==> inputs of trial 86 <==
==> flow/design.v <==
`timescale 1ns/1ns
module ALU (
    input  logic clk,
    input  logic rst_n,
    input  logic [5:0] alu_op,
    input  logic word,
    input  logic [15:0] a,
    input  logic [15:0] b,
    input  logic cf_in,
    input  logic [4:0] shift_cnt,
    output logic [15:0] result
);
    logic [15:0] a_in, b_in;
    parameter ADD = 6'b000000;
    parameter SUB = 6'b000001;
    parameter CMP = 6'b000010;
    parameter INC = 6'b000011;
    parameter DEC = 6'b000100;
    parameter NEG = 6'b000101;
    parameter AND = 6'b000110;
    parameter OR = 6'b000111;
    parameter XOR = 6'b001000;
    parameter NOT = 6'b001001;
    parameter TEST = 6'b001010;
    parameter SHL = 6'b001011;
    parameter SHR = 6'b001100;
    parameter SAR = 6'b001101;
    parameter ROL = 6'b001110;
    parameter ROR = 6'b001111;
    parameter RCL = 6'b010000;
    parameter RCR = 6'b010001;
    parameter MUL = 6'b010010;
    parameter IMUL = 6'b010011;
    parameter DIV = 6'b010100;
    parameter IDIV = 6'b010101;
    always @(posedge clk or negedge rst_n) begin
        if (!rst_n) begin
            a_in <= 0;
            b_in <= 0;
        end else begin
            case(alu_op)
                ADD: begin
                    result <= a + b;
                end
                SUB: begin
                    result <= a - b;
                end
                CMP: begin
                    result <= a - b;
                end
                INC: begin
                    result <= a + 1;
                end
                DEC: begin
                    result <= a - 1;
                end
                NEG: begin
                    result <= 0 - a;
                end
                AND: begin
                    result <= a & b;
                end
                OR: begin
                    result <= a | b;
                end
                XOR: begin
                    result <= a ^ b;
                end
                NOT: begin
                    result <= ~a;
                end
                TEST: begin
                    result <= a & b;
                end
                SHL: begin
                    result <= a << shift_cnt;
                end
                SHR: begin
                    result <= a >> shift_cnt;
                end
                SAR: begin
                    result <= a >>> shift_cnt;
                end
                ROL: begin
                    result <= {a[15:0], a[15:0]};
                end
                ROR: begin
                    result <= {a[0], a[15:1]};
                end
                RCL: begin
                    result <= {a[15:0], cf_in};
                end
                RCR: begin
                    result <= {cf_in, a[15:0]};
                end
                MUL: begin
                    result <= a * b;    
                end
                IMUL: begin
                    result <= a * b;    
                end
                DIV: begin
                    result <= (b == 16'd0) ? 16'hFFFF : a / b;
                end
                IDIV: begin
                    result <= (b == 16'd0) ? 16'hFFFF : a / b;
                end
            endcase
        end
    end
endmodule
==> flow/run.sh <==
#!/bin/bash
# the make line also repeats each setting of config.mk as NAME=value (left out here)
make -C /OpenROAD-flow-scripts/flow DESIGN_CONFIG=/design/flow/config.mk WORK_HOME=/design/flow/orfs CLKGATE_MAP_FILE= finish
==> flow/config.mk <==
export PLATFORM = sky130hd
export DESIGN_NAME = ALU
export DESIGN_NICKNAME = ALU
export VERILOG_FILES = /design/flow/design.v
export SDC_FILE = /design/flow/constraint.sdc
export NUM_CORES = 4
export LEC_CHECK = 0
export ABC_AREA = 1
export CAP_MARGIN = 15
export CORE_ASPECT_RATIO = 0.7
export CORE_MARGIN = 2
export CORE_UTILIZATION = 72
export CTS_CLUSTER_DIAMETER = 393
export CTS_CLUSTER_SIZE = 98
export PLACE_DENSITY = 0.42
export SETUP_SLACK_MARGIN = 2.59
export SLEW_MARGIN = 20
export TNS_END_PERCENT = 45
==> flow/constraint.sdc <==
create_clock -name core_clock -period 30.4 [get_ports {clk}]
set_input_delay 6.0800 -clock core_clock [delete_from_list [all_inputs] [get_ports {clk}]]
set_output_delay 6.0800 -clock core_clock [all_outputs]
set_load 0.01 [all_outputs]
==> build 2 (differences from trial 86) <==
ABC_AREA = not set   (was 1)
CAP_MARGIN = 20   (was 15)
CORE_ASPECT_RATIO = not set   (was 0.7)
CORE_UTILIZATION = 57   (was 72)
CTS_CLUSTER_DIAMETER = not set   (was 393)
CTS_CLUSTER_SIZE = not set   (was 98)
PLACE_DENSITY = not set   (was 0.42)
SETUP_SLACK_MARGIN = not set   (was 2.59)
TNS_END_PERCENT = not set   (was 45)
==> flow/constraint.sdc (replaced) <==
create_clock -name core_clock -period 34.3 [get_ports {clk}]
set_input_delay 6.8600 -clock core_clock [delete_from_list [all_inputs] [get_ports {clk}]]
set_output_delay 6.8600 -clock core_clock [all_outputs]
set_load 0.01 [all_outputs]
==> trial 41 (differences from trial 86) <==
ABC_AREA = not set   (was 1)
CAP_MARGIN = 20   (was 15)
CORE_ASPECT_RATIO = not set   (was 0.7)
CORE_UTILIZATION = 65   (was 72)
CTS_CLUSTER_DIAMETER = 339   (was 393)
CTS_CLUSTER_SIZE = not set   (was 98)
PLACE_DENSITY = not set   (was 0.42)
SETUP_SLACK_MARGIN = -2.0   (was 2.59)
TNS_END_PERCENT = not set   (was 45)
==> flow/constraint.sdc (replaced) <==
create_clock -name core_clock -period 30.6 [get_ports {clk}]
set_input_delay 6.1200 -clock core_clock [delete_from_list [all_inputs] [get_ports {clk}]]
set_output_delay 6.1200 -clock core_clock [all_outputs]
set_load 0.01 [all_outputs]
==> comparison <==
- Trial 41 finished but fails on negative setup slack. Trial 86 ended with an error in 5_1_grt with GRT-0232. Build 2 completed without violations.
- Between trial 41 and build 2, the lower setup slack is in trial 41 (gap 2900 ps).
- Of trial 41 and build 2, trial 41 has the higher cell count (gap about 9%, measured against build 2).
- In trial 41 the total power is larger than in build 2, by about 27%.
- Of build 2 and trial 41, trial 41 has the higher non-clock buffer count (gap 293).
- Flip-flop count is the same in build 2 and trial 41.
- Routed wire length: build 2 is lower than trial 41 (about 10%).
==> figures <==
|  | trial 86 | trial 41 | build 2 |
|---|---|---|---|
| Status | aborted with a tool error | complete, but fails checks | timing/DRC/antenna clean |
| Stage where the flow stopped | 5_1_grt | - | - |
| Violated checks | - | negative setup slack | - |
| Leakage power total | - | 9.55 nW | 8.13 nW |
| Hold path startpoint | - | rst_n | rst_n |
| Power consumed by the clock network | - | 0.0000263 W | 0.0000227 W |
| Critical path startpoint category | - | primary input | primary input |
| Kind of critical path | - | primary input to register | primary input to register |
| TritonCTS clock tree | - | done | done |
| Synthesized Nets | 2914 | 2524 | 2524 |
| Largest fanout of any net on the critical path | - | 8 | 10 |
| Non-clock inverter instance count of the final layout | - | 181 | 181 |
| Horizontal die dimension | 182 µm | 160 µm | 171 µm |
| Post-CTS Repair Setup Buffers | 92 | 0 | 0 |
| WHS Path Cells | - | 2 | 2 |
| Final-layout worst hold slack | - | 6890 ps | 7620 ps |
Power figures rest on the tool's default switching activity, not on a simulated workload.
